==> design/flow/run.sh <==
#!/bin/bash
# the make line also repeats each setting of config.mk as NAME=value (left out here)
make -C /OpenROAD-flow-scripts/flow DESIGN_CONFIG=/design/flow/config.mk WORK_HOME=/design/flow/orfs CLKGATE_MAP_FILE= finish
==> design/flow/config.mk <==
export PLATFORM = sky130hd
export DESIGN_NAME = mips_pipeline
export DESIGN_NICKNAME = mips_pipeline
export VERILOG_FILES = /design/flow/design.v
export SDC_FILE = /design/flow/constraint.sdc
export NUM_CORES = 4
export LEC_CHECK = 0
export CAP_MARGIN = 20
export CORE_MARGIN = 2
export CORE_UTILIZATION = 12
export PLACE_DENSITY = 0.6
export SLEW_MARGIN = 20
==> design/flow/constraint.sdc <==
create_clock -name core_clock -period 20.6 [get_ports {clk}]
set_input_delay 4.1200 -clock core_clock [delete_from_list [all_inputs] [get_ports {clk}]]
set_output_delay 4.1200 -clock core_clock [all_outputs]
set_load 0.01 [all_outputs]
==> design/flow/design.v <==
`timescale 1ns/1ns
module mux2x1( a, b, out, sel );
    input a, b, sel;
    output out;
    assign out = sel ? a : b;
endmodule
module mux2( sel, a, b, out );
    parameter bitwidth = 32 ;
    input  sel; 
    input  [bitwidth-1:0] a, b;
    output [bitwidth-1:0] out;
    assign out = sel ? a : b;
endmodule
module mux3( sel, a, b, c, out );
    parameter bitwidth = 32 ;
    input  [1:0]  sel; 
    input  [bitwidth-1:0] a, b, c;
    output [bitwidth-1:0] out;
    assign out = sel == 0 ? a : sel == 1 ? b : c;
endmodule
module add32(a, b, result);
    input  [31:0] a, b;
    output [31:0] result;
    assign result = a + b;
endmodule
module sign_extend( immed_in, ext_immed_out );
	input  [15:0] immed_in;
	output [31:0] ext_immed_out;
	assign ext_immed_out = { { 16{immed_in[15]} }, immed_in };
endmodule
module reg32(clk, rst, d_in, d_out );
    input  clk, rst;
    input  [31:0] d_in;
    output reg [31:0] d_out;
    always @(posedge clk) begin
        if (rst)
            d_out <= 32'b0;
      else 
            d_out <= d_in;
    end
endmodule
module ALU_Slice( a, b, cin, cout, inv, ctl, out );
    input a, b, cin, inv;
    input [2:0] ctl;
    output cout, out;
    wire and_out, or_out, fa_out;
    wire bx, e1, e2, e3;
    parameter ALU_add = 3'b010;
    parameter ALU_sub = 3'b110;
    parameter ALU_and = 3'b000;
    parameter ALU_or = 3'b001;
    parameter ALU_slt = 3'b111;
    and (and_out, a, b);
    or (or_out, a, b);
    xor (bx, b, inv);
    xor (e1, a, bx);
    and (e2, a, bx);
    and (e3, e1, cin);
    or (cout, e2, e3);
    xor (fa_out, e1, cin);
    assign out = ctl[1] ? fa_out : (ctl[0] ? or_out : and_out);
endmodule
`timescale 1ns/1ns
module Shifter( a, b, result );
    input [31:0] a, b;
    output [31:0] result;     
    wire[31:0] w[0:5];
    assign w[0] = a;
    genvar i, j;
    for( i = 0 ; i < 5 ; i = i + 1 ) begin
        for( j = 2**i-1 ; j >= 0 ; j = j - 1 )  
            mux2x1 mux( .a(1'b0), .b(w[i][j]), .out(w[i+1][j]), .sel(b[i]) );
        for( j = 2**i ; j < 32 ; j = j + 1 )
            mux2x1 mux( .a(w[i][j-2**i]), .b(w[i][j]), .out(w[i+1][j]), .sel(b[i]) );
    end
    assign result = w[5] ;  
endmodule
module ALU( ctl, a, b, result, zero );
    input [2:0]   ctl ;
    input [31:0]  a, b ;
    output [31:0] result ;
    output zero ;
    wire [31:0] c, ALUOut, ShifterOut;
    wire inv;
    parameter ALU_sll = 3'b011;
    parameter ALU_add = 3'b010;
    parameter ALU_sub = 3'b110;
    parameter ALU_and = 3'b000;
    parameter ALU_or = 3'b001;
    parameter ALU_slt = 3'b111;
    assign inv = (ctl == ALU_sub || ctl == ALU_slt);
    genvar i;
    ALU_Slice slice( .a(a[0]), .b(b[0]), .cin(inv), .cout(c[0]), .ctl(ctl), .out(ALUOut[0]), .inv(inv) );
    for(i = 1 ; i<32 ; i=i+1)
        ALU_Slice slice( .a(a[i]), .b(b[i]), .cin(c[i-1]), .cout(c[i]), .ctl(ctl), .out(ALUOut[i]), .inv(inv) );
    Shifter shifter( .a(a), .b(b), .result(ShifterOut) );
    assign result = ( ctl == ALU_sll ? ShifterOut :
                      ctl == ALU_slt ? {31'b0, ALUOut[31]} : ALUOut); 
    assign zero = (result == 32'b0);
endmodule
module alu_ctl(ALUOp, Funct, ALUOperation, DIVU, ALUSEL);
    input  [1:0] ALUOp;
    input  [5:0] Funct;
    output reg DIVU;
    output reg [1:0] ALUSEL;
    output reg [2:0] ALUOperation;
    parameter F_sll = 6'd0;
    parameter F_mfhi = 6'd10;
    parameter F_mflo = 6'd12;
    parameter F_divu = 6'd27;
    parameter F_add = 6'd32;
    parameter F_sub = 6'd34;
    parameter F_and = 6'd36;
    parameter F_or = 6'd37;
    parameter F_slt = 6'd42;
    parameter ALU_sll = 3'b011;
    parameter ALU_add = 3'b010;
    parameter ALU_sub = 3'b110;
    parameter ALU_and = 3'b000;
    parameter ALU_or = 3'b001;
    parameter ALU_slt = 3'b111;
    always @(*) begin
        ALUSEL = 2;
        DIVU = 1'b0;
        ALUOperation = ALU_and;
        case (ALUOp)
        2'b00 : ALUOperation = ALU_add;
        2'b01 : ALUOperation = ALU_sub;
        2'b11 : ALUOperation = ALU_or ;
        2'b10 : case (Funct)
                F_sll : ALUOperation = ALU_sll;
                F_add : ALUOperation = ALU_add;
                F_sub : ALUOperation = ALU_sub;
                F_and : ALUOperation = ALU_and;
                F_or : ALUOperation = ALU_or;
                F_slt : ALUOperation = ALU_slt;
                F_divu: DIVU = 1;
                F_mfhi: ALUSEL = 0;
                F_mflo: ALUSEL = 1;
                default : ALUOperation = ALU_and;
                endcase
        default ALUOperation = ALU_and;
        endcase
    end
endmodule
module control( opcode, RegDst, ALUSrc, MemtoReg, RegWrite, 
                MemRead, MemWrite, Branch, Jump, ALUOp, bne);
    input  [5:0] opcode;
    output reg RegDst, ALUSrc, MemtoReg, RegWrite, MemRead, MemWrite, Branch, Jump, bne;
    output reg [1:0] ALUOp;
    parameter R_FORMAT = 6'd0;
    parameter LW = 6'd35;
    parameter SW = 6'd43;
    parameter BEQ = 6'd4;
    parameter BNE = 6'd5;    
    parameter ORI = 6'd13;
	parameter J = 6'd2;
	parameter NOP = 6'd63;
    always @(*) begin
        case ( opcode )
            R_FORMAT : 
            begin
                RegDst = 1'b1; ALUSrc = 1'b0; MemtoReg = 1'b0; RegWrite = 1'b1; MemRead = 1'b0; 
                MemWrite = 1'b0; Branch = 1'b0; Jump = 1'b0; ALUOp = 2'b10; bne = 1'd0 ;
            end
            LW :
            begin
                RegDst = 1'b0; ALUSrc = 1'b1; MemtoReg = 1'b1; RegWrite = 1'b1; MemRead = 1'b1; 
                MemWrite = 1'b0; Branch = 1'b0; Jump = 1'b0; ALUOp = 2'b00; bne = 1'd0 ;
            end
            SW :
            begin
                RegDst = 1'b0; ALUSrc = 1'b1; MemtoReg = 1'b0; RegWrite = 1'b0; MemRead = 1'b0; 
                MemWrite = 1'b1; Branch = 1'b0; Jump = 1'b0; ALUOp = 2'b00; bne = 1'd0;
            end
            ORI :
            begin
                RegDst = 1'b0; ALUSrc = 1'b1; MemtoReg = 1'b0; RegWrite = 1'b1; MemRead = 1'b0; 
                MemWrite = 1'b0; Branch = 1'b0; Jump = 1'b0; ALUOp = 2'b11; bne = 1'd0;
            end
            BEQ :
            begin
                RegDst = 1'b0; ALUSrc = 1'b0; MemtoReg = 1'b0; RegWrite = 1'b0; MemRead = 1'b0; 
                MemWrite = 1'b0; Branch = 1'b1; Jump = 1'b0; ALUOp = 2'b01; bne = 1'd0;
            end
            BNE :
            begin
                RegDst = 1'b0; ALUSrc = 1'b0; MemtoReg = 1'b0; RegWrite = 1'b0; MemRead = 1'b0; 
                MemWrite = 1'b0; Branch = 1'b1; Jump = 1'b0; ALUOp = 2'b01; bne = 1'd1 ;
            end
            J :
            begin
                RegDst = 1'b0; ALUSrc = 1'b0; MemtoReg = 1'b0; RegWrite = 1'b0; MemRead = 1'b0; 
                MemWrite = 1'b0; Branch = 1'b0; Jump = 1'b1; ALUOp = 2'b01; bne = 1'd0 ;
            end
            NOP :
            begin
                RegDst=1'b0; ALUSrc=1'b0; MemtoReg=1'b0; RegWrite=1'b0; MemRead=1'b0; 
                MemWrite=1'b0; Branch=1'b0; Jump = 1'b0; ALUOp = 2'b00;  bne = 1'd0 ;
            end
            default
            begin
                RegDst=1'b0; ALUSrc=1'b0; MemtoReg=1'b0; RegWrite=1'b0; MemRead=1'b0; 
                MemWrite=1'b0; Branch=1'b0; Jump = 1'b0; ALUOp = 2'b00;  bne = 1'd0 ;
            end
        endcase
    end
endmodule
module Divider( clk, rst, a, b, result );
    input  clk, rst ;
    input  [31:0] a ;
    input  [31:0] b ;
    output [63:0] result ;
    reg [31:0] REM;
    reg [31:0] QUO;
    reg [31:0] div;
    reg [5:0]  counter;
    wire [32:0] part;
    wire [32:0] diff;
    assign part = {REM, QUO[31]};
    assign diff = part - {1'b0, div};
    always @( posedge clk ) begin
        if ( rst ) begin
            REM <= 32'd0;
            QUO <= a;
            div <= b;
            counter <= 6'd32;
        end
        else if ( counter != 6'd0 ) begin
            if ( part >= {1'b0, div} ) begin
                REM <= diff[31:0];
                QUO <= {QUO[30:0], 1'b1};
            end
            else begin
                REM <= part[31:0];
                QUO <= {QUO[30:0], 1'b0};
            end
            counter <= counter - 6'd1;
        end
    end
    assign result = {REM, QUO};
endmodule
module HiLo( clk, DivAns, HiOut, LoOut );
    input clk ;
    input [63:0] DivAns ;
    output [31:0] HiOut, LoOut ;
    reg [63:0] REM;
    always@( posedge clk )
        REM <= DivAns;
    assign HiOut = REM[63:32];
    assign LoOut = REM[31:0];
endmodule
module Hazard( clk, rst, stay, instr, instr_out );
    input clk, rst;
    input [31:0] instr;
    output [31:0] instr_out;
    output stay;
    reg [5:0] counter;
    reg [5:0] bubbles;
    wire [5:0] opcode;
    wire [5:0] funct;
    wire issue;
    assign opcode = instr[31:26];
    assign funct = instr[5:0];
    parameter instr_NOP = 32'hFC000000;
    always @(*) begin
        if (opcode == 6'd2 || opcode == 6'd4 || opcode == 6'd5)       
            bubbles = 6'd3;
        else if (opcode == 6'd0 && funct == 6'd27)                   
            bubbles = 6'd34;
        else if (opcode == 6'd0 || opcode == 6'd35 || opcode == 6'd13)  
            bubbles = 6'd3;
        else
            bubbles = 6'd0;
    end
    assign issue = (counter == 6'd0);
    assign instr_out = issue ? instr : instr_NOP;
    assign stay = ~issue;
    always @(posedge clk) begin
        if (rst)
            counter <= 6'd0;
        else if (issue)
            counter <= bubbles;
        else
            counter <= counter - 6'd1;
    end
endmodule
module reg_file(clk, RegWrite, RN1, RN2, WN, WD, RD1, RD2);
    input  clk, RegWrite;
    input  [4:0] RN1, RN2, WN;
    input  [31:0] WD;
    output [31:0] RD1, RD2; 
    wire[4:0] RN1, RN2;
    reg [31:0] RD1, RD2;
    reg [31:0] file_array[31:1];
    always @(*) begin
      RD1 = (RN1 == 5'd0) ? 32'd0 : file_array[RN1];
    end
    always @(*) begin
      RD2 = (RN2 == 5'd0) ? 32'd0 : file_array[RN2];
    end
    always @(posedge clk)
        if(RegWrite && WN != 0)
            file_array[WN] <= WD;
endmodule 
module reg_IF_ID( clk, rst, pc_incr, instr, pc_incr_out, instr_out );  
	input   clk, rst ;
	input  [31:0] pc_incr, instr;
    output reg [31:0] pc_incr_out, instr_out;
	always @(posedge clk)begin
		if (rst) begin
			pc_incr_out <= 32'd0;
			instr_out <= 32'd0;
		end
		else begin
			pc_incr_out <= pc_incr;
			instr_out <= instr;
		end
	end
endmodule
module reg_ID_EX( opcode, clk, rst, RegDst, ALUSrc, ALUOp, MemRead, MemWrite, Branch, MemtoReg, RegWrite, bne,
                  rfile_rd1, rfile_rd2, ext_immed, rt, rd, pc_incr,
                   opcode_out, RegDst_out, ALUSrc_out, ALUOp_out, MemRead_out, MemWrite_out, Branch_out, MemtoReg_out,RegWrite_out, bne_out,
                  rfile_rd1_out , rfile_rd2_out, ext_immed_out, rt_out, rd_out, pc_incr_out );
  input clk, rst, RegDst, ALUSrc, MemRead, MemWrite, Branch, MemtoReg, RegWrite, bne;
  input [1:0]  ALUOp;
  input [4:0]  rt, rd ;
  input [31:0] ext_immed, rfile_rd1, rfile_rd2, pc_incr ;  
  input[5:0] opcode;
  output reg [5:0] opcode_out;
  output reg RegDst_out, ALUSrc_out, MemRead_out, MemWrite_out, Branch_out, MemtoReg_out, RegWrite_out, bne_out;  
  output reg [1:0]  ALUOp_out;
  output reg [4:0] rt_out, rd_out ;
  output reg [31:0] ext_immed_out, rfile_rd1_out, rfile_rd2_out, pc_incr_out ;
    always @(posedge clk) begin
		if (rst) begin
			pc_incr_out <= 32'd0;
      opcode_out <= 6'd0;
            RegDst_out <= RegDst;
            ALUSrc_out <= 0;
            ALUOp_out <= 2'd0;
            MemWrite_out <=0;
            Branch_out <= 0;
            MemRead_out <= 0;
            MemtoReg_out <= 0;
            RegWrite_out <= 0;
            ext_immed_out <= 32;
            rt_out <= 5'd0;
            rd_out <= 5'd0;
            rfile_rd1_out <= 32'd0;
            rfile_rd2_out <= 32'd0;
            bne_out <= 1'd0;
		end
        else begin
  opcode_out <= opcode;
            RegDst_out <= RegDst;
            ALUSrc_out <= ALUSrc;
            ALUOp_out <= ALUOp;
            MemRead_out <= MemRead;
            MemWrite_out <= MemWrite;
            Branch_out <= Branch;
            MemtoReg_out <= MemtoReg;
            RegWrite_out <= RegWrite;
            ext_immed_out <= ext_immed;
            rt_out <= rt;
            rd_out <= rd;
            rfile_rd1_out <= rfile_rd1;
            rfile_rd2_out <= rfile_rd2;
            pc_incr_out <= pc_incr;  
            bne_out <= bne;
        end
	end
endmodule
module reg_EX_MEM( opcode, funct, clk,reset, 
                   RW, MtoR, MR, MW, Branch, bne,  
                   ext_immed, zero, aluANS, rd2, WN,b_tgt,   
                   opcode_out, funct_out, RW_out, MtoR_out, MR_out, MW_out, Branch_out, bne_out,  
                   ext_immed_out, zero_out, aluANS_out, rd2_out, WN_out, b_tgt_out );  
	input  clk,reset, bne;
	input RW, MtoR, MR, MW, Branch ;
  input[31:0] ext_immed, aluANS, rd2, b_tgt ;
  input[4:0] WN;
  input[5:0] funct, opcode ;
	input zero;
  output reg [5:0] funct_out, opcode_out ;
	output  RW_out, MtoR_out, MR_out, MW_out, Branch_out, bne_out;
    output[31:0] ext_immed_out, aluANS_out, rd2_out, b_tgt_out ;
    output[4:0] WN_out;
	output zero_out;
	reg  RW_out, MtoR_out, MR_out, MW_out, Branch_out;
	reg[31:0] ext_immed_out, aluANS_out, rd2_out, b_tgt_out;
  reg[4:0] WN_out;
  reg zero_out, bne_out ;  
    always @( posedge clk ) begin  
        opcode_out <= 5'd0;
        if(reset) begin
      funct_out <= 5'd0;
			ext_immed_out <=32'd0;
			zero_out <=1'd0;
			aluANS_out <=32'd0;
			rd2_out <=32'd0;
			WN_out <=5'd0;
			RW_out <=1'd0;
			MtoR_out <=1'd0;
			MR_out <=1'd0;
			MW_out <=1'd0;
            Branch_out <= 32'd0;
            bne_out <= 1'd0;
            b_tgt_out <= 1'd0;
		end
		else begin
      opcode_out <= opcode;
      funct_out <= funct;
			ext_immed_out<= ext_immed;
			zero_out<=zero;
			aluANS_out<=aluANS;
			rd2_out<=rd2;
			WN_out<=WN;
			RW_out<=RW;
			MtoR_out<=MtoR;
			MR_out<=MR;
			MW_out<=MW;
			Branch_out<=Branch;
            bne_out <= bne;
            b_tgt_out <= b_tgt;
		end
	end
endmodule
module reg_MEM_WB( opcode, funct, clk, rst, regWrite, memtoReg, dataMemrd, ALU_result, WN,
                   opcode_out, funct_out, regWrite_out, memtoReg_out, dataMemrd_out, ALU_result_out, WN_out) ;
    input clk, rst, regWrite, memtoReg ;
    input [4:0] WN;
    input [31:0] dataMemrd, ALU_result; 
  input[5:0] funct, opcode;
    output regWrite_out, memtoReg_out ;
    output [4:0] WN_out ;
    output [31:0] dataMemrd_out, ALU_result_out ;
  output reg [5:0] funct_out, opcode_out;
    reg  regWrite_out, memtoReg_out ;
    reg [4:0] WN_out ;
    reg [31:0] dataMemrd_out, ALU_result_out ;
    always@(posedge clk )begin
        if ( rst ) begin
          opcode_out <= 5'd0;
          funct_out <= 5'd0;
            regWrite_out <= 0;
            memtoReg_out <= 0; 
            dataMemrd_out <= 32'd0;
            ALU_result_out <= 32'd0;
            WN_out <= 5'd0;
        end 
        else begin
          opcode_out <= opcode;
            funct_out <= funct;
            regWrite_out <= regWrite;
            memtoReg_out <= memtoReg;
            dataMemrd_out <= dataMemrd;
            ALU_result_out <= ALU_result;
            WN_out <= WN;
        end
    end  
endmodule
    module mips_pipeline(clk, rst, imem_addr, imem_rdata, dmem_addr, dmem_wdata, dmem_we, dmem_rdata);
    input clk, rst;
    output [31:0] imem_addr;
    input  [31:0] imem_rdata;
    output [31:0] dmem_addr, dmem_wdata;
    output dmem_we;
    input  [31:0] dmem_rdata;
    wire [31:0] pc, pc_incr, ID_pc_incr, pc_next, dmem_rdata_w, jump_addr, branch_addr, wd;
    wire [31:0] instr, ID_instr, IF_instr;
    wire [31:0] alu_b, b_tgt, EX_b_tgt;
    wire RegWrite, Branch, PCSrc, RegDst, MemtoReg, MemRead, MemWrite, ALUSrc, Zero, Jump, bne, ID_RegWrite;
    wire [1:0] ALUOp;
    wire [2:0] Operation;
    reg32 PC( .clk(clk), .rst(rst), .d_in(pc_next), .d_out(pc) );
    wire stay;
    wire[31:0] pc_add;
    assign imem_addr = pc;
    assign IF_instr = imem_rdata;
    Hazard hazard( .clk(clk), .rst(rst), .stay(stay), .instr(IF_instr), .instr_out(instr) );
    add32 PCADD( .a(pc), .b(32'd4), .result(pc_incr) );  
    mux2 #(32) STMUX( .sel(stay), .a(pc), .b(pc_incr), .out(pc_add) );
    mux2 #(32) PCMUX( .sel(PCSrc), .a(b_tgt), .b(pc_add), .out(branch_addr) );
    mux2 #(32) JMUX( .sel(Jump), .a(jump_addr), .b(branch_addr), .out(pc_next) );
      reg_IF_ID REG_IF_ID( .clk(clk), .rst(rst), .pc_incr(pc_incr), .instr(instr), .pc_incr_out(ID_pc_incr),   .instr_out(ID_instr));
    wire [1:0] EX_ALUOp;
    wire [5:0] opcode;
    wire [4:0] rs, rt, rd, wn;
    wire [15:0] immed;
    wire [25:0] jumpoffset;
    wire [31:0] ext_immed, EX_pc_incr, EX_instr;
    wire [31:0] rd1, rd2;
    wire ID_MemWrite, EX_RegDst, EX_ALUSrc, EX_MemRead, EX_MemWrite, EX_Branch, EX_MemtoReg, EX_RegWrite;
    assign opcode = ID_instr[31:26];
    assign rs = ID_instr[25:21];
    assign rt = ID_instr[20:16];
    assign rd = ID_instr[15:11];
    assign immed = ID_instr[15:0];
    assign jumpoffset = ID_instr[25:0];
    assign jump_addr = { ID_pc_incr[31:28], jumpoffset, 2'b00 };
    sign_extend SignExtend( .immed_in(immed), .ext_immed_out(ext_immed) );
	reg_file RegFile( .clk(clk), .RegWrite(RegWrite), .RN1(rs), .RN2(rt), .WN(wn), 
					  .WD(wd), .RD1(rd1), .RD2(rd2) );
    control CTL(.opcode(opcode), .RegDst(RegDst), .ALUSrc(ALUSrc), .MemtoReg(MemtoReg), 
                .RegWrite(ID_RegWrite), .MemRead(MemRead), .MemWrite(ID_MemWrite), .Branch(Branch), 
              .Jump(Jump), .ALUOp(ALUOp), .bne(bne));
      wire [5:0] EX_opcode;
    wire EX_bne;
    wire [4:0]  EX_wn, EX_rd, EX_rt;
    wire [31:0] EX_ext_immed, EX_rd1, EX_rd2;
      reg_ID_EX REG_ID_EX(.opcode(opcode), .clk(clk), .rst(rst), .RegDst(RegDst), .ALUSrc(ALUSrc), .ALUOp(ALUOp), .MemRead(MemRead), .MemWrite(ID_MemWrite), .Branch(Branch), .MemtoReg(MemtoReg), .RegWrite(ID_RegWrite), .bne(bne), .rfile_rd1(rd1), .rfile_rd2(rd2), .ext_immed(ext_immed), .rt(rt), .rd(rd), .pc_incr(ID_pc_incr),
                         .opcode_out(EX_opcode),.RegDst_out(EX_RegDst), .ALUSrc_out(EX_ALUSrc), .ALUOp_out(EX_ALUOp), 
                         .MemRead_out(EX_MemRead), .MemWrite_out(EX_MemWrite), .Branch_out(EX_Branch),     
                         .MemtoReg_out(EX_MemtoReg),.RegWrite_out(EX_RegWrite), 
                        .bne_out(EX_bne) , .rfile_rd1_out(EX_rd1), .rfile_rd2_out(EX_rd2),   .ext_immed_out(EX_ext_immed), 
                         .rt_out(EX_rt), .rd_out(EX_rd), .pc_incr_out(EX_pc_incr) );
    wire MEM_zero, MEM_bne, DIVU ;
    wire [1:0] ALUSEL;
    wire [5:0] MEM_funct, funct, MEM_opcode;
    wire [4:0] MEM_shamt, shamt, MEM_wn;
    wire [31:0] MEM_ext_immed, MEM_pc_incr, MEM_instr;  
    wire [31:0] MEM_rd1, MEM_rd2, MEM_aluANS, MEM_result ;  
    wire MEM_RegDst, MEM_ALUSrc, MEM_MemRead, MEM_MemWrite, MEM_Branch, MEM_MemtoReg;
    wire [63:0] div_out ;
    wire [31:0] hi, lo, alu_out;
    wire [31:0] result, b_offset; 
    assign funct = EX_ext_immed[5:0]; 
    assign shamt = EX_ext_immed[10:6];
    assign b_offset = EX_ext_immed << 2;  
      add32 BRADD( .a(EX_pc_incr), .b(b_offset), .result(EX_b_tgt) ); 
    mux2 #(32) ALUMUX( .sel(EX_ALUSrc), .a(EX_ext_immed), .b(EX_rd2), .out(alu_b) );  
    alu_ctl ALUCTL( .ALUOp(EX_ALUOp), .Funct(funct), .ALUOperation(Operation), .DIVU(DIVU), .ALUSEL(ALUSEL) );  
    Divider divider( .clk(clk), .rst(DIVU), .a(EX_rd1), .b(EX_rd2), .result(div_out) );
    HiLo HILO( .clk(clk), .DivAns(div_out), .HiOut(hi), .LoOut(lo) );
      ALU alu( .ctl(Operation), .a(EX_rd1), .b(alu_b), .result(alu_out), .zero(Zero)); 
      mux3 ALURMUX( .sel(ALUSEL), .a(hi), .b(lo), .c(alu_out), .out(result) );     
      mux2 #(5)  RFMUX( .sel(EX_RegDst), .a(EX_rd), .b(EX_rt), .out(EX_wn) );  
      reg_EX_MEM REG_EX_MEM( .opcode(EX_opcode), .funct(funct),  .clk (clk) , .reset(rst), .RW(EX_RegWrite), .MtoR(EX_MemtoReg), .MR(EX_MemRead), .MW(EX_MemWrite),.Branch(EX_Branch), .bne(EX_bne), .ext_immed(EX_ext_immed), .zero(Zero), .rd2(EX_rd2), .WN(EX_wn), .aluANS(result), .b_tgt(EX_b_tgt), 
                            .opcode_out(MEM_opcode), .funct_out(MEM_funct), .RW_out(MEM_RegWrite), .MtoR_out(MEM_MemtoReg), .MR_out(MEM_MemRead), .MW_out(MEM_MemWrite), .Branch_out(MEM_Branch), .bne_out(MEM_bne),                       .ext_immed_out(MEM_ext_immed), .zero_out(MEM_zero), .aluANS_out(MEM_result), .rd2_out(MEM_rd2), .WN_out(MEM_wn), .b_tgt_out(b_tgt) ) ;
    wire[5:0]  WB_opcode;
    wire[31:0] WB_dataMemrd, WB_result;
    wire WB_Branch, WB_MemtoReg, MEM_cmp;
    wire [4:0] MUX;
      wire [5:0] WB_funct;
    xor (MEM_cmp, MEM_bne, MEM_zero);
    and BRAND(PCSrc, MEM_cmp, MEM_Branch);
      assign dmem_addr = MEM_result;
      assign dmem_wdata = MEM_rd2;
      assign dmem_we = MEM_MemWrite;
      assign dmem_rdata_w = dmem_rdata;
      reg_MEM_WB REG_MEM_WB( .opcode(MEM_opcode), .funct(MEM_funct), .clk(clk), .rst(rst), .regWrite(MEM_RegWrite), .memtoReg(MEM_MemtoReg), .dataMemrd(dmem_rdata_w), .ALU_result(MEM_result), .WN(MEM_wn), .opcode_out(WB_opcode), .funct_out(WB_funct), .regWrite_out(RegWrite), .memtoReg_out(WB_MemtoReg), .dataMemrd_out(WB_dataMemrd), .ALU_result_out(WB_result), .WN_out(wn) ) ;
    mux2 #(32) WRMUX(  .sel(WB_MemtoReg), .a(WB_dataMemrd), .b(WB_result), .out(wd) );  
endmodule
==> results of run 1 <==
per-stage QoR:
step / power [W] / hold WS [ns] / utilization / setup slack [ns] / cell area (µm²)
after global routing: 0.0104 / 0.359 / 0.149 / 3.37 / 88200
after CTS: 0.0101 / 0.344 / 0.149 / 3.89 / 88200
after detailed placement: 0.00701 / 0.355 / 0.139 / 3.95 / 82700
final: 0.0100 / 0.349 / 0.149 / 3.90 / 88300
after global placement: 0.00700 / 0.353 / 0.139 / 3.86 / 82700
after floorplan: 0.00588 / 0.348 / - / 4.95 / 71500
final cells by class:
class,count,area (µm²),area share
well taps,7837,9810,0.111
inverters,85,322,0.00364
flip-flops and latches,1565,41900,0.475
clock buffers,216,4620,0.0523
multi-input cells,3246,28200,0.320
clock inverters,85,902,0.0102
repair buffers,265,2440,0.0276
diodes,7,17.5,0.000198
routing by layer:
metal,vias to the layer above,wire (µm),track usage
met5,-,63,0
met4,10,9980,0.0304
met3,454,19000,0.0147
met2,2129,113000,0.127
met1,24200,97600,0.0973
li1,20300,-,-
==> deck_impl_summary.md, run 1 <==
Physical Implementation Snapshot

Power
  • Clk power: 0.00306 W
  • Power Dens Cells: 114 mW/mm²
  • Worst VDD drop: 0.0000589 V
  • Comb. pwr: 0.00277 W
  • Reg power frac: 0.419
  • Power Sequential: 0.00420 W
  • Max power group: sequential cells
  • Gate power share: 0.277
  • Net Sw Frac: 0.333
  • Leak Pwr: 27.0 nW
  • Clock network power share: 0.305
  • Internal Power: 0.00669 W
  • Switching power: 0.00334 W

Worst setup path
  • Critical path class: flip-flop to flip-flop
  • Startpoint Class: flip-flop
  • Slowest stage delay, CP: 0.49 ns
  • R2R cell count: 42
  • Worst r2r src: REG_ID_EX.ALUSrc_out$_SDFF_PP0_
  • Critical path's top delay family: adder cells
  • WP buf/inv: 2
  • CP max stage cell: buf_4
  • Origin of the worst setup path: REG_ID_EX.ALUSrc_out$_SDFF_PP0_
  • WP depth: 42
  • Most frequent CP cell: fa_1
  • Crit path arrival time: 17.46 ns
  • Worst reg2reg setup slack: 3.90 ns
  • Crit end category: flip-flop
  • Max FO, Critical Path: 42
  • Data required, critical path: 21.36 ns
  • Reg2reg end: REG_EX_MEM.zero_out$_SDFF_PP0_
  • End point of the critical path: REG_EX_MEM.zero_out$_SDFF_PP0_

Worst hold path
  • Hold Startpoint: divider.QUO[10]$_DFFE_PP_
  • Hold/Removal Path Class: flip-flop to flip-flop
  • Worst Hold Endpoint: HILO.REM[10]$_DFF_P_
  • Hold Crit Depth: 0

Placement
  • Post-DP HPWL: 154 mm
  • RD Place Congestion: 0.885
  • IO Port Bufs: 162
  • Placed insts: 13000

Cells and area
  • Nets@finish: 5492
  • Area Overhead vs Synth: 23.4%
  • Post-Layout Cell Count: 13300
  • Fillers: 65200

Synthesis
  • Ys flops: 1565
  • Post-synthesis sequential area ratio: 0.586
  • Syn Nets: 5419
  • Yosys xor share: 0.0148
  • Distinct cells, synth: 81
  • Top area contributor share: 0.443
  • Post-Synth Adder-Cell Area: 0.0237
  • Synthesized area: 0.0715 mm²
  • Post-synth EDFFs: 1056
  • Number of cells in Yosys stat: 5253
  • Yosys Warn Count: 13
  • Main synth FF type: edfxtp_1
  • Async S/R FF share, synth: 0
  • Count leader, synth: edfxtp_1
  • Mux share: 0.188
  • YS chip area: 0.0715 mm²
  • Post-Syn Instances: 5253
  • Largest area contributor in the netlist: edfxtp_1
  • Top cells, area: edfxtp_1 (44%), dfxtp_1 (14%), mux4_2 (13%)
  • Top cells by count: edfxtp_1 (1056), dfxtp_1 (509), nor2_1 (490), mux4_2 (406), mux2i_1 (364)
  • Post-Syn Area per Cell: 13.6 µm²
  • Comb area leader: multiplexers
  • Aoi share: 0.0832
  • Simple share: 0.0802

Die
  • Floorplan Utilization: 0.120
  • I/O pin total: 163
  • Chip area: 0.602 mm²
  • Site Rows: 283
  • Core Region: 0.594 mm²
  • Chip height: 776 µm
  • Die Wd: 776 µm

Flow run
  • Max Cap Viol: 0
  • Tool Warnings: 33

Detailed routing
  • WL final: 240 mm
  • Vias per cell: 3.54
  • DRT Pass-1 Iters: 8
  • Vias after detailed routing: 47100
  • Routed Antenna Nets: 0
  • Routed wire per std cell: 18.0 µm
  • Violation tally from detailed-route iteration zero: 4986
  • Drt drc: 0

GRT
  • Largest net degree at the start of global routing: 131
  • Initial antenna violation count: 23
  • GRT Util Overall: 0.0763
  • Global-route wire length before repair: 339 mm
  • Vias in the first global route: 46100
  • Grt ovf: 0

STA
  • RSZ-0062 raised after global routing: false
  • Least-Margin Pin Slew: 1.16 ns
  • Fin Setup TNS: 0 ns
  • Fin. Hold Viols: 0
  • Endpoints failing setup: 0
  • Fin. max-slew vios: 0
  • Clock skew: 0.0276 ns
  • Slew HR: 0.228
  • Crit share post-route: 0.811
  • Minimum clock period: 16.70 ns
  • Max Clk Rate: 59.9 MHz

Clock tree
  • Late-Pin Clk Latency: 0.82 ns
  • CTS Hold Bufs: 0
  • CTS tree: yes
  • Root Driver: clkbuf_16
  • CTS Buf Count: 163
  • Clock buffer depth: 3
  • Clock sink count: 1565
  • Post-CTS sizing: 0
  • Htree depth: 4
  • Worst-path clk slew: 0.06 ns
  • Post-CTS Setup Inserts: 0

Outcome
  • Status: timing/DRC/antenna clean
==> inputs of run 2 (changes only) <==
Settings changed: CORE_UTILIZATION 12 to 40.
Clock period 20.6 ns to 15.0 ns, I/O delays scaled along.
==> run 2 against run 1 <==
Effect of this change:
- sequential share of layout area is 3.9 points higher
- power is 36% higher
- global-route usage is 17 points higher
- combinational power is 38% higher
- sequential power is 36% higher
- cell area is 7.5% lower
- non-clock buffer count is 26 higher
- flip-flop count stayed put
- fmax is 15% higher
- cell count is 41% lower
- highest routed layer unchanged
==> deck_impl_summary.md, run 2 <==
Physical Implementation Snapshot

Synthesis
  • Post-synth EDFFs: 1056
  • Post-Synth Adder-Cell Area: 0.0237
  • Mux share: 0.188
  • YS chip area: 0.0715 mm²
  • Simple share: 0.0802
  • Aoi share: 0.0832
  • Comb area leader: multiplexers
  • Largest area contributor in the netlist: edfxtp_1
  • Syn Nets: 5419
  • Distinct cells, synth: 81
  • Post-Syn Area per Cell: 13.6 µm²
  • Yosys xor share: 0.0148
  • Synthesized area: 0.0715 mm²
  • Ys flops: 1565
  • Top cells, area: edfxtp_1 (44%), dfxtp_1 (14%), mux4_2 (13%)
  • Async S/R FF share, synth: 0
  • Number of cells in Yosys stat: 5253
  • Post-synthesis sequential area ratio: 0.586
  • Top cells by count: edfxtp_1 (1056), dfxtp_1 (509), nor2_1 (490), mux4_2 (406), mux2i_1 (364)
  • Post-Syn Instances: 5253
  • Count leader, synth: edfxtp_1
  • Yosys Warn Count: 13
  • Main synth FF type: edfxtp_1
  • Top area contributor share: 0.443

Detailed routing
  • WL final: 227 mm
  • Routed length on met1: 92.1 mm
  • Routed length on met2: 111 mm
  • Highest routed layer: met5
  • Vias after detailed routing: 46600
  • Violation tally from detailed-route iteration zero: 4604
  • DRT Pass-1 Iters: 6
  • Drt drc: 0
  • Met3 WL post-DR: 16.2 mm
  • Vias per cell: 5.93
  • Routed Antenna Nets: 0
  • Routed wire per std cell: 28.9 µm

Placement
  • RD Place Congestion: 0.920
  • Post-DP HPWL: 143 mm
  • IO Port Bufs: 162
  • Pre-CTS setup slack: -0.541 ns

STA
  • Least-Margin Pin Slew: 1.21 ns
  • Crit share post-route: 0.965
  • RSZ-0062 raised after global routing: false
  • Clock skew: 0.0425 ns
  • Endpoints failing setup: 0
  • Minimum clock period: 14.48 ns
  • Fin. max-slew vios: 0
  • Slew HR: 0.187
  • Max Clk Rate: 69.1 MHz
  • Post-route worst setup slack: 0.520 ns
  • Fin. Hold Viols: 0

Worst setup path
  • Reg2reg end: REG_EX_MEM.zero_out$_SDFF_PP0_
  • WP buf/inv: 1
  • Critical path's top delay family: adder cells
  • Origin of the worst setup path: REG_ID_EX.ext_immed_out[4]$_SDFF_PP0_
  • Startpoint Class: flip-flop
  • Most frequent CP cell: fa_2
  • End point of the critical path: REG_EX_MEM.zero_out$_SDFF_PP0_
  • Crit path arrival time: 15.24 ns
  • Data required, critical path: 15.76 ns
  • Worst reg2reg setup slack: 0.52 ns
  • Crit end category: flip-flop
  • Slowest stage delay, CP: 0.44 ns
  • WP depth: 41
  • CP max stage cell: fa_1
  • Critical path class: flip-flop to flip-flop
  • Worst r2r src: REG_ID_EX.ext_immed_out[4]$_SDFF_PP0_
  • Max FO, Critical Path: 3
  • R2R cell count: 41

Worst hold path
  • Hold Startpoint: divider.QUO[18]$_DFFE_PP_
  • Worst Hold Endpoint: HILO.REM[18]$_DFF_P_
  • Hold Crit Depth: 0
  • Hold/Removal Path Class: flip-flop to flip-flop

GRT
  • Largest net degree at the start of global routing: 139
  • Initial antenna violation count: 6
  • GRT Util Overall: 0.248
  • Grt ovf: 0
  • Global-route wire length before repair: 327 mm
  • Vias in the first global route: 46300

Power
  • Worst VDD drop: 0.000132 V
  • Clock network power share: 0.301
  • Reg power frac: 0.418
  • Switching power: 0.00455 W
  • Net Sw Frac: 0.333
  • Max power group: sequential cells
  • Gate power share: 0.281
  • Leak Pwr: 27.0 nW
  • Power Dens Cells: 167 mW/mm²
  • Comb. pwr: 0.00383 W
  • Power Sequential: 0.00571 W
  • Internal Power: 0.00910 W
  • Clk power: 0.00410 W
  • Overall power: 0.0136 W

Clock tree
  • Worst-path clk slew: 0.06 ns
  • CTS tree: yes
  • CTS Hold Bufs: 0
  • Htree depth: 4
  • Late-Pin Clk Latency: 0.82 ns
  • Root Driver: clkbuf_16
  • Clock sink count: 1565
  • Clock buffer depth: 3
  • CTS Buf Count: 164

Flow run
  • Max Cap Viol: 0
  • Tool Warnings: 33

Die
  • Chip area: 0.182 mm²
  • Core Region: 0.178 mm²
  • Site Rows: 155
  • Die Wd: 427 µm
  • I/O pin total: 163
  • Floorplan Utilization: 0.402
  • Chip height: 427 µm

Outcome
  • Status: timing/DRC/antenna clean

Cells and area
  • Nets@finish: 5519
  • Final Util: 0.458
  • Area Overhead vs Synth: 14.1%
==> run 2: layer usage <==
layer	track usage	vias up
met5	0	-
met4	0.0896	4
met3	0.0433	419
met2	0.409	1904
met1	0.328	23900
li1	-	20300
==> run 2: repair_timing <==
item,in CTS,in global routing
pin swaps,4,3
setup endpoints to repair,4,3
endpoints found under the hold margin,0,0
resized,11,11
buffers inserted,0,1
==> run 2: per-stage QoR <==
| step | cells | setup TNS, ns | hold slack, ns | area, µm² |
|---|---|---|---|---|
| 2_1_floorplan | 5253 | 0 | 0.348 | 71600 |
| 3_3_place_gp | 7540 | -1.24 | 0.351 | 76100 |
| 3_5_place_dp | 7540 | -1.32 | 0.356 | 76100 |
| 4_1_cts | 7848 | 0 | 0.374 | 81500 |
| 5_1_grt | 7850 | 0 | 0.380 | 81600 |
| 6_report | 7854 | 0 | 0.374 | 81600 |
==> run 2: final cells by class <==
| type | count | area (µm²) |
|---|---|---|
| fillers | 15800 | 96400 |
| flip-flops and latches | 1565 | 41900 |
| multi-input cells | 3246 | 28300 |
| clock buffers | 212 | 4590 |
| well taps | 2355 | 2950 |
| repair buffers | 291 | 2650 |
| clock inverters | 96 | 850 |
| inverters | 85 | 322 |
| diodes | 4 | 10.0 |
==> inputs of run 3 (changes only) <==
Settings changed: CORE_ASPECT_RATIO from default to 1.41, MIN_ROUTING_LAYER from default to met2, SLEW_MARGIN 20 to 5.
==> run 3 against run 2 <==
Effect of this change:
- the layout now fails its checks (design-rule violations)
- register-to-register slack got worse by 0.14 ns
- wire length rose by 9.1%
- hold slack got worse by 0.020 ns
- setup slack got worse by 0.14 ns
- synthesized cell count did not move
- sequential power barely moved
- cell count fell by 0.38%
- clock skew fell by 0.018 ns
- first-iteration DRC count rose to 3.0 times the previous value
- combinational power rose by 7.8%
- critical path type unchanged
==> deck_impl_summary.md, run 3 <==
Physical Implementation Snapshot

Outcome
  • Status: complete, but fails checks
  • Layout violations: design-rule violations

Cells and area
  • Nets@finish: 5529
  • Area Overhead vs Synth: 13.6%
  • Post-Layout Cell Count: 7824

Worst hold path
  • Hold/Removal Path Class: flip-flop to flip-flop
  • Hold Crit Depth: 0
  • Worst Hold Endpoint: HILO.REM[26]$_DFF_P_
  • Hold Startpoint: divider.QUO[26]$_DFFE_PP_

Clock tree
  • CTS Buf Count: 153
  • CTS tree: yes
  • Htree depth: 4
  • Clock buffer depth: 3
  • Clock sink count: 1565
  • Worst-path clk slew: 0.07 ns
  • Late-Pin Clk Latency: 0.82 ns
  • Root Driver: clkbuf_16

Synthesis
  • Post-Syn Area per Cell: 13.6 µm²
  • Yosys xor share: 0.0148
  • Post-synth EDFFs: 1056
  • Ys flops: 1565
  • Syn Nets: 5419
  • Mux share: 0.188
  • Comb area leader: multiplexers
  • Largest area contributor in the netlist: edfxtp_1
  • Top cells by count: edfxtp_1 (1056), dfxtp_1 (509), nor2_1 (490), mux4_2 (406), mux2i_1 (364)
  • Top area contributor share: 0.443
  • Post-synthesis sequential area ratio: 0.586
  • Async S/R FF share, synth: 0
  • Main synth FF type: edfxtp_1
  • Number of cells in Yosys stat: 5253
  • Synthesized area: 0.0715 mm²
  • Post-Synth Adder-Cell Area: 0.0237
  • Aoi share: 0.0832
  • Yosys Warn Count: 13
  • Count leader, synth: edfxtp_1
  • YS chip area: 0.0715 mm²
  • Top cells, area: edfxtp_1 (44%), dfxtp_1 (14%), mux4_2 (13%)
  • Simple share: 0.0802
  • Post-Syn Instances: 5253
  • Distinct cells, synth: 81

Worst setup path
  • End point of the critical path: REG_EX_MEM.zero_out$_SDFF_PP0_
  • Startpoint Class: flip-flop
  • Critical path class: flip-flop to flip-flop
  • Crit end category: flip-flop
  • WP buf/inv: 1
  • R2R cell count: 41
  • Max FO, Critical Path: 4
  • CP max stage cell: fa_2
  • Data required, critical path: 15.76 ns
  • Worst reg2reg setup slack: 0.39 ns
  • Crit path arrival time: 15.37 ns
  • Origin of the worst setup path: REG_ID_EX.ext_immed_out[4]$_SDFF_PP0_
  • Critical path's top delay family: adder cells
  • Most frequent CP cell: fa_2
  • WP depth: 41
  • Slowest stage delay, CP: 0.47 ns
  • Worst r2r src: REG_ID_EX.ext_immed_out[4]$_SDFF_PP0_
  • Reg2reg end: REG_EX_MEM.zero_out$_SDFF_PP0_

Detailed routing
  • Routed Antenna Nets: 0
  • Routed wire per std cell: 31.7 µm
  • DRT Pass-1 Iters: 50
  • Vias per cell: 7.98
  • Drt drc: 4
  • WL final: 248 mm
  • Violation tally from detailed-route iteration zero: 13900
  • Vias after detailed routing: 62400

STA
  • Endpoints failing setup: 0
  • Crit share post-route: 0.974
  • Minimum clock period: 14.61 ns
  • Clock skew: 0.0245 ns
  • Fin. max-slew vios: 0
  • RSZ-0062 raised after global routing: false
  • Slew HR: 0.153
  • Max Clk Rate: 68.4 MHz
  • Least-Margin Pin Slew: 1.26 ns
  • Fin. Hold Viols: 0

Power
  • Worst VDD drop: 0.000142 V
  • Leak Pwr: 26.9 nW
  • Max power group: sequential cells
  • Gate power share: 0.300
  • Overall power: 0.0138 W
  • Reg power frac: 0.415
  • Comb. pwr: 0.00413 W
  • Power Sequential: 0.00573 W
  • Net Sw Frac: 0.350
  • Power Dens Cells: 170 mW/mm²
  • Clk power: 0.00393 W
  • Internal Power: 0.00896 W
  • Clock network power share: 0.285
  • Switching power: 0.00483 W

Die
  • Floorplan Utilization: 0.402
  • Chip area: 0.182 mm²
  • I/O pin total: 163
  • Site Rows: 184
  • Core Region: 0.178 mm²
  • Chip height: 506 µm
  • Die Wd: 360 µm

GRT
  • GRT Util Overall: 0.397
  • Grt ovf: 0
  • Largest net degree at the start of global routing: 122
  • Global-route wire length before repair: 348 mm
  • Initial antenna violation count: 1
  • Vias in the first global route: 68000

Placement
  • Placed insts: 7528
  • Post-DP HPWL: 152 mm
  • IO Port Bufs: 162
  • RD Place Congestion: 1.07

Flow run
  • Max Cap Viol: 0
  • Tool Warnings: 40
run 3: cell type report:
cell class	count	area [µm²]
Fill cell	15800	96700
Sequential cell	1565	41900
Multi-Input combinational cell	3246	28300
Clock buffer	205	4300
Tap cell	2325	2910
Timing Repair Buffer	312	2810
Clock inverter	70	606
Inverter	85	322
Antenna cell	16	40.0
run 3: per-stage QoR:
step	cell area [µm²]	hold slack, ns	setup WS, ns	util	setup TNS [ns]
floorplan	71600	0.348	0.0298	-	0
global placement	76200	0.350	-0.884	0.428	-2.50
detailed placement	76200	0.359	-0.965	0.428	-2.59
CTS	81100	0.370	0.0343	0.456	0
global route	81200	0.363	0.0263	0.456	0
finish	81300	0.354	0.385	0.457	0
run 3: routing by layer:
metal  GRT usage  wire length (µm)  vias to the layer above
met5       0.149              2870                        -
met2       0.496            123000                    18900
met3       0.465             92900                     2462
met1           -                 0                    20800
met4       0.122             29100                       81
li1            -                 -                    20200
run 3: repair_timing:
item	4_1_cts	5_1_grt
gates resized	17	10
hold endpoints to repair	0	0
buffers inserted	1	1
setup endpoints to repair	4	3
hold buffers	0	0
pin swaps	4	5
==> inputs of run 4 (changes only) <==
Settings changed: CELL_PAD_IN_SITES_GLOBAL_PLACEMENT from default to 0, CORE_ASPECT_RATIO 1.41 to default, CORE_UTILIZATION 40 to 54, CTS_CLUSTER_DIAMETER from default to 263, GPL_ROUTABILITY_DRIVEN from default to 1, GPL_TIMING_DRIVEN from default to 1, HOLD_SLACK_MARGIN from default to 0.21, MAX_ROUTING_LAYER from default to met4, MIN_ROUTING_LAYER met2 to default, PLACE_DENSITY 0.6 to default, PLACE_DENSITY_LB_ADDON from default to 0.06, SETUP_SLACK_MARGIN from default to 2.88, SLEW_MARGIN 5 to 20.
Clock period 15.0 ns to 10.9 ns, I/O delays scaled along.
==> run 4 against run 3 <==
Effect of this change:
- sequential share of layout area rose by 0.19 points
- hold slack improved by 0.0070 ns
- power rose by 36%
- clock-buffer cell count rose by 16
- fmax rose by 14%
- via count fell by 24%
- critical path type unchanged
- synthesized cell count did not move
- die area fell by 26%
- register-to-register slack got worse by 2.4 ns
- fails the layout checks on negative setup slack
- flip-flop count did not move
- sequential power rose by 37%
- wire length fell by 9.3%
- largest cell class unchanged
==> deck_impl_summary.md, run 4 <==
Physical Implementation Snapshot

Outcome
  • Status: complete, but fails checks
  • Layout violations: negative setup slack

Worst hold path
  • Hold Startpoint: divider.QUO[13]$_DFFE_PP_
  • Hold/Removal Path Class: flip-flop to flip-flop
  • Worst Hold Endpoint: HILO.REM[13]$_DFF_P_
  • Hold Crit Depth: 0

Power
  • Clk power: 0.00553 W
  • Internal Power: 0.0125 W
  • Power Dens Cells: 232 mW/mm²
  • Overall power: 0.0188 W
  • Power Sequential: 0.00787 W
  • Comb. pwr: 0.00537 W
  • Net Sw Frac: 0.332
  • Switching power: 0.00623 W
  • Clock network power share: 0.295
  • Reg power frac: 0.419
  • Gate power share: 0.286
  • Worst VDD drop: 0.000147 V
  • Leak Pwr: 27.1 nW
  • Max power group: sequential cells

Clock tree
  • Post-CTS Setup Inserts: 0
  • Clock buffer depth: 3
  • CTS Hold Bufs: 0
  • CTS tree: yes
  • Htree depth: 4
  • Clock sink count: 1565
  • CTS Buf Count: 163
  • Root Driver: clkbuf_16
  • Late-Pin Clk Latency: 0.82 ns
  • Worst-path clk slew: 0.07 ns

STA
  • Fin. Hold Viols: 0
  • Minimum clock period: 12.87 ns
  • RSZ-0062 raised after global routing: true
  • Post-route worst setup slack: -1.97 ns
  • Max Clk Rate: 77.7 MHz
  • Fin. max-slew vios: 0
  • Least-Margin Pin Slew: 1.19 ns
  • Endpoints failing setup: 8
  • Crit share post-route: 1.18
  • Slew HR: 0.199
  • Clock skew: 0.0241 ns

Worst setup path
  • Reg2reg end: REG_EX_MEM.zero_out$_SDFF_PP0_
  • WP depth: 40
  • WP buf/inv: 0
  • CP max stage cell: fa_2
  • Crit path arrival time: 13.63 ns
  • Max FO, Critical Path: 3
  • Crit end category: flip-flop
  • R2R cell count: 40
  • Most frequent CP cell: fa_2
  • Slowest stage delay, CP: 0.38 ns
  • Origin of the worst setup path: REG_ID_EX.ext_immed_out[2]$_SDFF_PP0_
  • Startpoint Class: flip-flop
  • Worst reg2reg setup slack: -1.97 ns
  • Critical path class: flip-flop to flip-flop
  • Worst r2r src: REG_ID_EX.ext_immed_out[2]$_SDFF_PP0_
  • End point of the critical path: REG_EX_MEM.zero_out$_SDFF_PP0_
  • Critical path's top delay family: adder cells
  • Data required, critical path: 11.66 ns

Flow run
  • Max Cap Viol: 0
  • Tool Warnings: 42

Cells and area
  • Nets@finish: 5525
  • Area Overhead vs Synth: 13.2%
  • Final Util: 0.616
  • Fillers: 10200
  • Post-Layout Cell Count: 7261
  • Final std cell area, no fill: 0.0810 mm²

Die
  • Site Rows: 133
  • I/O pin total: 163
  • Die Wd: 368 µm
  • Floorplan Utilization: 0.544
  • Chip area: 0.135 mm²
  • Chip height: 368 µm
  • Core Region: 0.131 mm²

Synthesis
  • Post-synthesis sequential area ratio: 0.586
  • Simple share: 0.0802
  • YS chip area: 0.0715 mm²
  • Number of cells in Yosys stat: 5253
  • Post-Syn Area per Cell: 13.6 µm²
  • Aoi share: 0.0832
  • Top cells, area: edfxtp_1 (44%), dfxtp_1 (14%), mux4_2 (13%)
  • Mux share: 0.188
  • Post-Synth Adder-Cell Area: 0.0237
  • Top area contributor share: 0.443
  • Synthesized area: 0.0715 mm²
  • Syn Nets: 5419
  • Yosys Warn Count: 13
  • Async S/R FF share, synth: 0
  • Main synth FF type: edfxtp_1
  • Distinct cells, synth: 81
  • Comb area leader: multiplexers
  • Top cells by count: edfxtp_1 (1056), dfxtp_1 (509), nor2_1 (490), mux4_2 (406), mux2i_1 (364)
  • Largest area contributor in the netlist: edfxtp_1
  • Post-Syn Instances: 5253
  • Ys flops: 1565
  • Yosys xor share: 0.0148
  • Post-synth EDFFs: 1056
  • Count leader, synth: edfxtp_1

Detailed routing
  • Vias after detailed routing: 47300
  • DRT Pass-1 Iters: 8
  • Routed Antenna Nets: 0
  • Routed wire per std cell: 31.0 µm
  • WL final: 225 mm
  • Drt drc: 0
  • Violation tally from detailed-route iteration zero: 5191
  • Vias per cell: 6.51

Placement
  • RD Place Congestion: 0.951
  • Placed insts: 6949
  • Post-DP HPWL: 138 mm
  • IO Port Bufs: 162
  • Area after DPL: 0.0755 mm²

GRT
  • Initial antenna violation count: 11
  • GRT Util Overall: 0.341
  • Largest net degree at the start of global routing: 136
  • Global-route wire length before repair: 323 mm
  • Vias in the first global route: 45900
  • Grt ovf: 0
run 4: cell type report:
| cell class | count | area (µm²) | area share |
|---|---|---|---|
| sequential | 1565 | 41900 | 0.518 |
| multi-input combinational | 3246 | 28500 | 0.352 |
| clock buffer | 221 | 4590 | 0.0567 |
| timing repair buffer | 298 | 2730 | 0.0337 |
| tap | 1755 | 2200 | 0.0271 |
| clock inverter | 85 | 688 | 0.00850 |
| inverter | 85 | 322 | 0.00397 |
| antenna | 6 | 15.0 | 0.000185 |
run 4: repair_timing:
item / CTS / global route
resized: 5 / 15
endpoints found under the setup margin: 17 / 17
pin swaps: 4 / 5
run 4: through the flow:
step / TNS [ns] / hold slack [ns] / setup slack [ns]
2_1_floorplan: -8.70 / 0.348 / -1.81
3_5_place_dp: -9.99 / 0.355 / -1.95
5_1_grt: -12.76 / 0.374 / -2.29
3_3_place_gp: -9.80 / 0.349 / -1.91
4_1_cts: -10.28 / 0.370 / -1.98
6_report: -10.34 / 0.361 / -1.97
run 4: metal layers:
layer	wire length, µm	up-vias	GRT usage
li1	-	20300	-
met1	89200	24200	0.450
met2	108000	2242	0.536
met3	18600	511	0.0551
met4	8900	0	0.126
met5	0	-	-
==> inputs of run 5 (changes only) <==
Settings changed: CELL_PAD_IN_SITES_GLOBAL_PLACEMENT 0 to default, CORE_UTILIZATION 54 to 62, CTS_CLUSTER_DIAMETER 263 to default, GPL_ROUTABILITY_DRIVEN 1 to default, GPL_TIMING_DRIVEN 1 to default, HOLD_SLACK_MARGIN 0.21 to default, MAX_ROUTING_LAYER met4 to default, PLACE_DENSITY from default to 0.6, PLACE_DENSITY_LB_ADDON 0.06 to default, SETUP_SLACK_MARGIN 2.88 to default.
Clock period 10.9 ns to 14.6 ns, I/O delays scaled along.
==> run 5 against run 4 <==
Effect of this change:
- the run now finishes clean
- cell count shrank 3.5%
- via count grew 0.64%
- wire length shrank 3.5%
- combinational power shrank 27%
- global-route usage grew 2.8 points
- hold slack gained 0.0022 ns
- clock skew grew 0.0087 ns
- largest cell class unchanged
- largest power group unchanged
- highest routed layer is now met5
==> deck_impl_summary.md, run 5 <==
Physical Implementation Snapshot

Cells and area
  • Logic area: 0.0283 mm²
  • Flop area: 0.0419 mm²
  • Area Overhead vs Synth: 12.3%
  • Fillers: 7822
  • Final Util: 0.702
  • Nets@finish: 5523

GRT
  • Largest net degree at the start of global routing: 145
  • Met1 usage: 0.510
  • GR met2 Demand/Resource: 0.579
  • Grt ovf: 0
  • Busiest layer in global routing: met2
  • Initial antenna violation count: 9
  • Vias in the first global route: 46200
  • Met3 Use GR: 0.0647
  • GRT Util Overall: 0.369
  • Global-route wire length before repair: 313 mm

Clock tree
  • Htree depth: 4
  • Late-Pin Clk Latency: 0.78 ns
  • Clock buffer depth: 3
  • Root Driver: clkbuf_16
  • Worst-path clk slew: 0.07 ns
  • CTS Buf Count: 159
  • CTS tree: yes
  • Clock sink count: 1565

Synthesis
  • Top cells by count: edfxtp_1 (1056), dfxtp_1 (509), nor2_1 (490), mux4_2 (406), mux2i_1 (364)
  • Yosys Warn Count: 13
  • Number of cells in Yosys stat: 5253
  • Simple share: 0.0802
  • Async S/R FF share, synth: 0
  • Yosys xor share: 0.0148
  • Comb area leader: multiplexers
  • Synthesized area: 0.0715 mm²
  • Largest area contributor in the netlist: edfxtp_1
  • Distinct cells, synth: 81
  • Aoi share: 0.0832
  • Post-synth EDFFs: 1056
  • Post-Synth Adder-Cell Area: 0.0237
  • Ys flops: 1565
  • Main synth FF type: edfxtp_1
  • Post-Syn Area per Cell: 13.6 µm²
  • Syn Nets: 5419
  • Count leader, synth: edfxtp_1
  • Top area contributor share: 0.443
  • Mux share: 0.188
  • Post-Syn Instances: 5253
  • Post-synthesis sequential area ratio: 0.586
  • Top cells, area: edfxtp_1 (44%), dfxtp_1 (14%), mux4_2 (13%)
  • YS chip area: 0.0715 mm²

Detailed routing
  • Routed Antenna Nets: 0
  • Drt drc: 0
  • Vias per cell: 6.79
  • Routed wire per std cell: 31.0 µm
  • Vias after detailed routing: 47600
  • DRT Pass-1 Iters: 6
  • WL final: 217 mm
  • Violation tally from detailed-route iteration zero: 5738

Worst setup path
  • WP buf/inv: 1
  • Reg2reg end: REG_EX_MEM.aluANS_out[0]$_SDFF_PP0_
  • Max FO, Critical Path: 3
  • Crit path arrival time: 14.75 ns
  • Origin of the worst setup path: REG_ID_EX.ext_immed_out[4]$_SDFF_PP0_
  • Critical path class: flip-flop to flip-flop
  • Worst r2r src: REG_ID_EX.ext_immed_out[4]$_SDFF_PP0_
  • Startpoint Class: flip-flop
  • Slowest stage delay, CP: 0.44 ns
  • Critical path's top delay family: adder cells
  • WP depth: 41
  • End point of the critical path: REG_EX_MEM.aluANS_out[0]$_SDFF_PP0_
  • Crit end category: flip-flop
  • Worst reg2reg setup slack: 0.53 ns
  • CP max stage cell: fa_1
  • Data required, critical path: 15.28 ns
  • Most frequent CP cell: fa_2
  • R2R cell count: 41

Die
  • I/O pin total: 163
  • Site Rows: 124
  • Chip height: 344 µm
  • Floorplan Utilization: 0.625
  • Die Wd: 344 µm
  • Core Region: 0.114 mm²
  • Chip area: 0.118 mm²

Flow run
  • Max Cap Viol: 0
  • Tool Warnings: 38

STA
  • Max Clk Rate: 71.1 MHz
  • Crit share post-route: 0.964
  • Fin Setup TNS: 0 ns
  • Fin. max-slew vios: 0
  • Fin. Hold Viols: 0
  • Minimum clock period: 14.07 ns
  • Endpoints failing setup: 0
  • RSZ-0062 raised after global routing: false
  • Clock skew: 0.0328 ns
  • Post-route worst setup slack: 0.532 ns
  • Slew HR: 0.185
  • Least-Margin Pin Slew: 1.21 ns

Worst hold path
  • Hold/Removal Path Class: flip-flop to flip-flop
  • Hold Startpoint: divider.QUO[11]$_DFFE_PP_
  • Hold Crit Depth: 0
  • Worst Hold Endpoint: HILO.REM[11]$_DFF_P_

Power
  • Leak Pwr: 26.9 nW
  • Switching power: 0.00458 W
  • Reg power frac: 0.425
  • Clk power: 0.00398 W
  • Max power group: sequential cells
  • Gate power share: 0.286
  • Comb. pwr: 0.00394 W
  • Net Sw Frac: 0.332
  • Clock network power share: 0.289
  • Worst VDD drop: 0.000132 V
  • Power Dens Cells: 172 mW/mm²
  • Internal Power: 0.00921 W
  • Power Sequential: 0.00586 W
  • Overall power: 0.0138 W

Placement
  • Post-DP HPWL: 137 mm
  • Pre-CTS setup slack: -0.318 ns
  • RD Place Congestion: 0.944
  • IO Port Bufs: 162

Outcome
  • Status: timing/DRC/antenna clean
==> run 5: area by class of cell <==
cell class,count,share of cell area
antenna,5,0.000156
clock buffer,216,0.0558
clock inverter,75,0.00756
inverter,85,0.00401
multi-input combinational,3246,0.353
sequential,1565,0.522
tap,1512,0.0236
timing repair buffer,300,0.0338
==> run 5: routing by layer <==
| metal | wire length [µm] | part of all wire | vias up |
|---|---|---|---|
| met1 | 84300 | 0.39 | 24200 |
| li1 | - | - | 20300 |
| met4 | 10600 | 0.049 | 4 |
| met5 | 27 | 0.00012 | - |
| met3 | 19800 | 0.091 | 545 |
| met2 | 102000 | 0.47 | 2565 |
==> run 5: metrics by stage <==
stage | hold WS (ns) | area (µm²) | cells
after floorplan | 0.348 | 71600 | 5253
after global placement | 0.353 | 75100 | 6705
after detailed placement | 0.353 | 75100 | 6706
after CTS | 0.365 | 80200 | 6998
after global routing | 0.379 | 80300 | 6999
final | 0.364 | 80300 | 7004
==> run 5: repair_timing <==
item / 4_1_cts / 5_1_grt
pin swaps: 5 / 5
resized: 10 / 8
hold endpoints to repair: 0 / 0
endpoints found under the setup margin: 3 / 3
hold buffers: 0 / 0
setup buffers: 1 / 0
==> inputs of run 6 (changes only) <==
Settings changed: CELL_PAD_IN_SITES_GLOBAL_PLACEMENT from default to 0, CORE_UTILIZATION 62 to 72, CTS_CLUSTER_DIAMETER from default to 32, CTS_CLUSTER_SIZE from default to 33, GPL_ROUTABILITY_DRIVEN from default to 1, GPL_TIMING_DRIVEN from default to 1, HOLD_SLACK_MARGIN from default to 0.21, MAX_ROUTING_LAYER from default to met4, PLACE_DENSITY 0.6 to 0.4, SETUP_SLACK_MARGIN from default to 2.88.
Clock period 14.6 ns to 12.0 ns, I/O delays scaled along.
==> run 6 against run 5 <==
Effect of this change:
- now fails the layout checks on negative setup slack
- hold slack improved by 0.0043 ns
- power increased by 39%
- cell count decreased by 1.1%
- critical path type unchanged
==> deck_impl_summary.md, run 6 <==
Physical Implementation Snapshot

Synthesis
  • Comb area leader: multiplexers
  • Yosys Warn Count: 13
  • Post-Syn Instances: 5253
  • YS chip area: 0.0715 mm²
  • Ys flops: 1565
  • Main synth FF type: edfxtp_1
  • Async S/R FF share, synth: 0
  • Top area contributor share: 0.443
  • Simple share: 0.0802
  • Synthesized area: 0.0715 mm²
  • Top cells, area: edfxtp_1 (44%), dfxtp_1 (14%), mux4_2 (13%)
  • Mux share: 0.188
  • Post-Syn Area per Cell: 13.6 µm²
  • Top cells by count: edfxtp_1 (1056), dfxtp_1 (509), nor2_1 (490), mux4_2 (406), mux2i_1 (364)
  • Distinct cells, synth: 81
  • Post-synthesis sequential area ratio: 0.586
  • Yosys xor share: 0.0148
  • Post-Synth Adder-Cell Area: 0.0237
  • Number of cells in Yosys stat: 5253
  • Post-synth EDFFs: 1056
  • Count leader, synth: edfxtp_1
  • Aoi share: 0.0832
  • Syn Nets: 5419
  • Largest area contributor in the netlist: edfxtp_1

Die
  • Chip height: 319 µm
  • Core Region: 0.0984 mm²
  • Die Wd: 319 µm
  • Floorplan Utilization: 0.727
  • Chip area: 0.102 mm²
  • I/O pin total: 163
  • Site Rows: 115

Power
  • Comb. pwr: 0.00506 W
  • Reg power frac: 0.371
  • Gate power share: 0.264
  • Clk power: 0.00701 W
  • Max power group: sequential cells
  • Switching power: 0.00649 W
  • Net Sw Frac: 0.338
  • Power Dens Cells: 231 mW/mm²
  • Leak Pwr: 28.3 nW
  • Power Sequential: 0.00711 W
  • Internal Power: 0.0127 W
  • Clock network power share: 0.366
  • Worst VDD drop: 0.000262 V

Clock tree
  • Root Driver: clkbuf_16
  • CTS Buf Count: 232
  • Htree depth: 4
  • Late-Pin Clk Latency: 0.85 ns
  • Clock sink count: 1565
  • CTS tree: yes
  • Worst-path clk slew: 0.06 ns
  • Clock buffer depth: 3

Cells and area
  • Final Util: 0.844
  • Area Overhead vs Synth: 16.1%
  • Final std cell area, no fill: 0.0830 mm²
  • Nets@finish: 5588
  • Post-Layout Cell Count: 6924

GRT
  • Grt ovf: 0
  • Vias in the first global route: 53100
  • GRT Util Overall: 0.498
  • Largest net degree at the start of global routing: 124
  • Initial antenna violation count: 5
  • Global-route wire length before repair: 356 mm

Flow run
  • Max Cap Viol: 0
  • Tool Warnings: 44

Worst hold path
  • Worst Hold Endpoint: HILO.REM[3]$_DFF_P_
  • Hold/Removal Path Class: flip-flop to flip-flop
  • Hold Crit Depth: 0
  • Hold Startpoint: divider.QUO[3]$_DFFE_PP_

Worst setup path
  • WP buf/inv: 0
  • CP max stage cell: fa_2
  • Most frequent CP cell: fa_2
  • Critical path's top delay family: adder cells
  • Origin of the worst setup path: REG_ID_EX.ext_immed_out[4]$_SDFF_PP0_
  • Crit path arrival time: 13.78 ns
  • End point of the critical path: REG_EX_MEM.zero_out$_SDFF_PP0_
  • WP depth: 40
  • Max FO, Critical Path: 3
  • Worst r2r src: REG_ID_EX.ext_immed_out[4]$_SDFF_PP0_
  • Reg2reg end: REG_EX_MEM.zero_out$_SDFF_PP0_
  • Data required, critical path: 12.71 ns
  • Critical path class: flip-flop to flip-flop
  • Slowest stage delay, CP: 0.39 ns
  • Startpoint Class: flip-flop
  • R2R cell count: 40
  • Worst reg2reg setup slack: -1.06 ns
  • Crit end category: flip-flop

Placement
  • Post-DP HPWL: 135 mm
  • RD Place Congestion: 1.02
  • Area after DPL: 0.0749 mm²
  • IO Port Bufs: 162
  • Placed insts: 6470

STA
  • Slew HR: 0.0844
  • Crit share post-route: 1.09
  • Worst hold margin: 0.368 ns
  • Minimum clock period: 13.06 ns
  • Post-route worst setup slack: -1.06 ns
  • Endpoints failing setup: 5
  • Fin. Hold Viols: 0
  • Clock skew: 0.0636 ns
  • Fin. max-slew vios: 0
  • Fin Setup TNS: -3.84 ns
  • RSZ-0062 raised after global routing: true
  • Least-Margin Pin Slew: 1.36 ns
  • Max Clk Rate: 76.5 MHz

Detailed routing
  • Routed wire per std cell: 35.5 µm
  • WL final: 245 mm
  • Violation tally from detailed-route iteration zero: 9161
  • Routed Antenna Nets: 0
  • Drt drc: 0
  • DRT Pass-1 Iters: 8
  • Vias per cell: 7.56
  • Vias after detailed routing: 52300

Outcome
  • Status: complete, but fails checks
  • Layout violations: negative setup slack
## run 6: stage by stage
stage / setup WS (ns) / power, W
after floorplan: -0.713 / 0.0101
after global placement: -0.871 / 0.0118
after detailed placement: -0.981 / 0.0119
after CTS: -1.05 / 0.0189
after global routing: -1.39 / 0.0196
final: -1.06 / 0.0192
## run 6: what timing repair did
item                                    CTS  global route
pin swaps                                 9            11
resized                                   7            11
hold buffers                              0             0
buffers inserted                          4             0
endpoints found under the setup margin   13            14
## run 6: cell type report
cell class	instances	area (µm²)
tap	1287	1610
clock buffer	276	6190
multi-input combinational	3246	28500
sequential	1565	41900
inverter	85	322
timing repair buffer	292	2690
antenna	5	12.5
fill	4434	15400
clock inverter	168	1810
## run 6: routing by layer
layer / wire length [µm] / GRT usage
met1: 75900 / 0.576
met2: 111000 / 0.738
met3: 36900 / 0.174
met4: 21600 / 0.335
met5: 0 / -
Power figures rest on the tool's default switching activity, not on a simulated workload.
